Setup of job 5725:
// RV32I_Core
module RV32I_Core (
    input  logic        clk,
    input  logic        reset,
    input  logic [31:0] instrCode,
    output logic [31:0] instrMemAddr,
    output logic        dataWe,
    output logic [31:0] dataAddr,
    output logic [31:0] dataWData,
    input  logic [31:0] dataRData,
    output logic        transfer,
    input  logic        ready
);
Settings: LEC_CHECK=0, CAP_MARGIN=20, CORE_MARGIN=2, CORE_UTILIZATION=57, SETUP_SLACK_MARGIN=1.12, SLEW_MARGIN=20; clock period 4.07 ns.
run.sh (not shown) runs the stock make flow with config.mk's settings and CLKGATE_MAP_FILE=.
Ran to the end and failed final checks on negative setup slack: job 5725.
What job 2565 does differently from job 5725 at the input level:
Settings: clearing SETUP_SLACK_MARGIN, which used to be 1.12; swapping 57 for 72 in CORE_UTILIZATION; putting CTS_CLUSTER_SIZE at 33 where nothing was set; putting CTS_CLUSTER_DIAMETER at 226 where nothing was set; swapping 20 for 15 in CAP_MARGIN; swapping 4.07 for 4.37 in the clock period (ns, I/O delays scaled along).
[summary]
Tool error DPL-0033 stopped job 2565 during 4_1_cts; no final results.
Changes observed in job 2565 relative to job 5725: number of flops mapped to enable cells by yosys was more or less identical; area after synthesis was more or less identical; final weighted congestion of routability-driven global placement went up by about 5.6%; vertical die dimension went down by about 11%; starting density of the core went up by 15 points.
Against job 5725, core outline area in job 2565 fell by more than 10%.
In job 2565 relative to job 5725, overall die width had gone down by more than 10%.
Reported for job 5725 and job 2565, cell count after synthesis turned out identical to the last digit.
Compared to job 5725, job 2565 was floorplanned on a smaller die.
Number of placed instances with taps included: higher on job 5725
What job 9711 does differently from job 2565 at the input level:
Settings: a change of CAP_MARGIN from 15 to 20; an added MAX_ROUTING_LAYER of met4; a change of CORE_UTILIZATION from 72 to 61; a deleted CTS_CLUSTER_DIAMETER that had been 226; a change of CTS_CLUSTER_SIZE from 33 to 41; a change of the clock period (ns, I/O delays scaled along) from 4.37 to 4.07.
Notes after the runs:
Job 9711 did not finish; a tool error ended it in 5_1_grt.
~same count of flip-flops with a built-in enable after synthesis in job 2565 and job 9711
Min total cell area at the placement stage across job 2565 and job 9711: job 2565
Job 2565 -> job 9711: synthesized area delta 0, exact match
Going from job 2565 to job 9711, number of cell instances after yosys synthesis saw little to no change; number of placed cells counting well taps increased 389.
## Diff of input files: job 4064 against job 9711
Settings: CTS_CLUSTER_SIZE no longer set, was 41; CORE_UTILIZATION now 58, was 61; MAX_ROUTING_LAYER no longer set, was met4; the clock period (ns, I/O delays scaled along) now 5.42, was 4.07.
### Flow results
Synthesized cell count across job 9711 and job 4064: no real change. Job 4064: flow complete, layout not clean; failing: negative setup slack. Taking job 9711 as the reference, in job 4064 area of the core went up by about 5%; netlist area before placement neither gained nor lost much; number of core rows saw an increase. From job 9711 to job 4064 the numbers moved as follows: area of the chip rose by about 5%; area fraction in mux cells stayed essentially flat; number of buffers added by the clock tree synthesis step rose by 4.

---

Starting RTL as in the previous note.
==> flow/config.mk <==
export PLATFORM = sky130hd
export DESIGN_NAME = RV32I_Core
export DESIGN_NICKNAME = RV32I_Core
export VERILOG_FILES = /design/flow/design.v
export SDC_FILE = /design/flow/constraint.sdc
export NUM_CORES = 4
export LEC_CHECK = 0
export CAP_MARGIN = 20
export CORE_MARGIN = 2
export CORE_UTILIZATION = 40
export SLEW_MARGIN = 20
==> flow/constraint.sdc <==
create_clock -name core_clock -period 7.32 [get_ports {clk}]
set_input_delay 1.4640 -clock core_clock [delete_from_list [all_inputs] [get_ports {clk}]]
set_output_delay 1.4640 -clock core_clock [all_outputs]
set_load 0.01 [all_outputs]
Edit:
- CORE_UTILIZATION: 40 -> 67
- CTS_CLUSTER_SIZE: not set -> 36
- clock period: 7.32 -> 5.27 ns (I/O delays scaled with it)
What happened:
- The new run stopped in global routing (5_1_grt)
- die area shrinks by 40%
- synthesized cell count is unchanged
- area after synthesis does not change
Edit:
- CAP_MARGIN: 20 -> 30
- CORE_UTILIZATION: 67 -> 57
- CTS_CLUSTER_DIAMETER: not set -> 294
- CTS_CLUSTER_SIZE: 36 -> not set
- GPL_ROUTABILITY_DRIVEN: not set -> 1
- PLACE_DENSITY_LB_ADDON: not set -> 0.2
- clock period: 5.27 -> 4.07 ns (I/O delays scaled with it)
=> Now the flow completed and failed the layout checks on negative setup slack. Area after synthesis stays the same. Die size increases by 17%. Synthesized cell count stays the same.
Edit:
- CAP_MARGIN: 30 -> 15
- CORE_UTILIZATION: 57 -> 72
- CTS_CLUSTER_DIAMETER: 294 -> 226
- CTS_CLUSTER_SIZE: not set -> 33
- GPL_ROUTABILITY_DRIVEN: 1 -> not set
- HOLD_SLACK_MARGIN: not set -> -0.1
- PLACE_DENSITY_LB_ADDON: 0.2 -> not set
- SETUP_SLACK_MARGIN: not set -> -0.41
- SLEW_MARGIN: 20 -> 40
- clock period: 4.07 -> 4.26 ns (I/O delays scaled with it)
The new run died in detailed placement (3_5_place_dp) with DPL-0033.
Synthesized area is unchanged.
Synthesized cell count is unchanged.
Die size came out lower by 21%.
Edit:
- HOLD_SLACK_MARGIN: -0.1 -> not set
Outcome: The changed run failed in detailed placement (3_5_place_dp) (DPL-0033); synthesized area stays the same; die size is unchanged; synthesized cell count is unchanged.
Edit:
- CAP_MARGIN: 15 -> 20
- CORE_UTILIZATION: 72 -> 57
- CTS_CLUSTER_DIAMETER: 226 -> not set
- CTS_CLUSTER_SIZE: 33 -> not set
- SETUP_SLACK_MARGIN: -0.41 -> not set
- SLEW_MARGIN: 40 -> 20
- clock period: 4.26 -> 4.07 ns (I/O delays scaled with it)
Result: With this change the flow completed and failed the layout checks on negative setup slack. Synthesized area does not change. Die size went up by 26%. Synthesized cell count is unchanged.

---

== run R ==
RV32I_Core again, from the RTL that the note above started with.
export LEC_CHECK = 0
export CAP_MARGIN = 40
export CELL_PAD_IN_SITES_DETAIL_PLACEMENT = 2
export CELL_PAD_IN_SITES_GLOBAL_PLACEMENT = 3
export CORE_MARGIN = 2
export CORE_UTILIZATION = 71
export CTS_CLUSTER_DIAMETER = 80
export CTS_CLUSTER_SIZE = 66
export GPL_TIMING_DRIVEN = 0
export HOLD_SLACK_MARGIN = 0.14
export MAX_ROUTING_LAYER = met4
export MIN_ROUTING_LAYER = met2
export SETUP_SLACK_MARGIN = 1.8
export SLEW_MARGIN = 20
create_clock -name core_clock -period 8.0 [get_ports {clk}]
Flow for run R halted at 3_1_place_gp_skip_io, error code GPL-0301.
Changes in run M relative to run R:
Settings: CELL_PAD_IN_SITES_GLOBAL_PLACEMENT no longer set, was 3; CAP_MARGIN now 20, was 40; CELL_PAD_IN_SITES_DETAIL_PLACEMENT no longer set, was 2; SETUP_SLACK_MARGIN no longer set, was 1.8; HOLD_SLACK_MARGIN no longer set, was 0.14; CORE_UTILIZATION now 53, was 71; MIN_ROUTING_LAYER no longer set, was met2; GPL_TIMING_DRIVEN no longer set, was 0; CTS_CLUSTER_DIAMETER no longer set, was 80; CTS_CLUSTER_SIZE no longer set, was 66; MAX_ROUTING_LAYER no longer set, was met4; the clock period (ns, I/O delays scaled along) now 7.32, was 8.0.
- Run M | stages: all done | timing, DRC, antenna: all pass
- Compare run M and run R | site row count higher: run M
- Number of flops mapped to enable cells by yosys: run M vs run R identical
- Run M: core box area 34% above run R
- Summary — die span in y, run M relative to run R: higher, by 49 um.
- Fraction of synthesis flops using an asynchronous set or reset pin: run R vs run M identical
- The overall die area in run R is 0.75 times that in run M.
- Comparing run M against run R, there is no change at all in Yosys chip area.
- Reported for run M and run R, synthesized cell count turned out identical to the last digit.
- The higher floorplan-stage core utilization came out of run R.

---

RV32I_Core again, from the RTL that the note above started with.
Settings: LEC_CHECK=0, CAP_MARGIN=20, CORE_MARGIN=2, CORE_UTILIZATION=40, SLEW_MARGIN=20; clock period 8.0 ns.
Then changed:
- CORE_UTILIZATION: 40 -> 57
- CTS_CLUSTER_DIAMETER: not set -> 28
- MAX_ROUTING_LAYER: not set -> met4
- SETUP_SLACK_MARGIN: not set -> 0.97
- clock period: 8.0 -> 4.07 ns (I/O delays scaled with it)
With this change the flow completed and failed the layout checks on negative setup slack.
Worst hold slack is worse by 83 ps.
Critical path depth goes up by 1.
Fmax goes up by 29%.
Non-clock buffer count goes up by 1031.
Setup slack is worse by 2300 ps.
First-iteration DRC count goes up by 93%.
Sequential share of layout area goes down by 7.5 points.
Area after synthesis does not change.
Then changed:
- CAP_MARGIN: 20 -> 30
- CORE_UTILIZATION: 57 -> 72
- CTS_CLUSTER_DIAMETER: 28 -> 42
- CTS_CLUSTER_SIZE: not set -> 63
- GPL_ROUTABILITY_DRIVEN: not set -> 1
- MAX_ROUTING_LAYER: met4 -> not set
- PLACE_DENSITY: not set -> 0.41
- SETUP_SLACK_MARGIN: 0.97 -> 2.94
- SLEW_MARGIN: 20 -> 15
- clock period: 4.07 -> 9.99 ns (I/O delays scaled with it)
What happened: The changed run stopped in global routing (5_1_grt); synthesized area does not change; die area falls by 21%; synthesized cell count does not change.
Then changed:
- ABC_AREA: not set -> 1
- CELL_PAD_IN_SITES_GLOBAL_PLACEMENT: not set -> 2
- CORE_ASPECT_RATIO: not set -> 0.57
- CORE_UTILIZATION: 72 -> 59
- CTS_CLUSTER_DIAMETER: 42 -> 263
- CTS_CLUSTER_SIZE: 63 -> not set
- GPL_TIMING_DRIVEN: not set -> 0
- HOLD_SLACK_MARGIN: not set -> -0.02
- MIN_ROUTING_LAYER: not set -> met1
- PLACE_DENSITY: 0.41 -> not set
- PLACE_DENSITY_LB_ADDON: not set -> 0.2
- SETUP_SLACK_MARGIN: 2.94 -> 2.65
- SLEW_MARGIN: 15 -> 10
- TNS_END_PERCENT: not set -> 45
- clock period: 9.99 -> 10.3 ns (I/O delays scaled with it)
Now the flow aborted during global placement without I/O (3_1_place_gp_skip_io) on FLW-0024.
Synthesized cell count is higher by 75%.
Die size came out higher by about 26%.
Synthesized area rose by 3.4%.
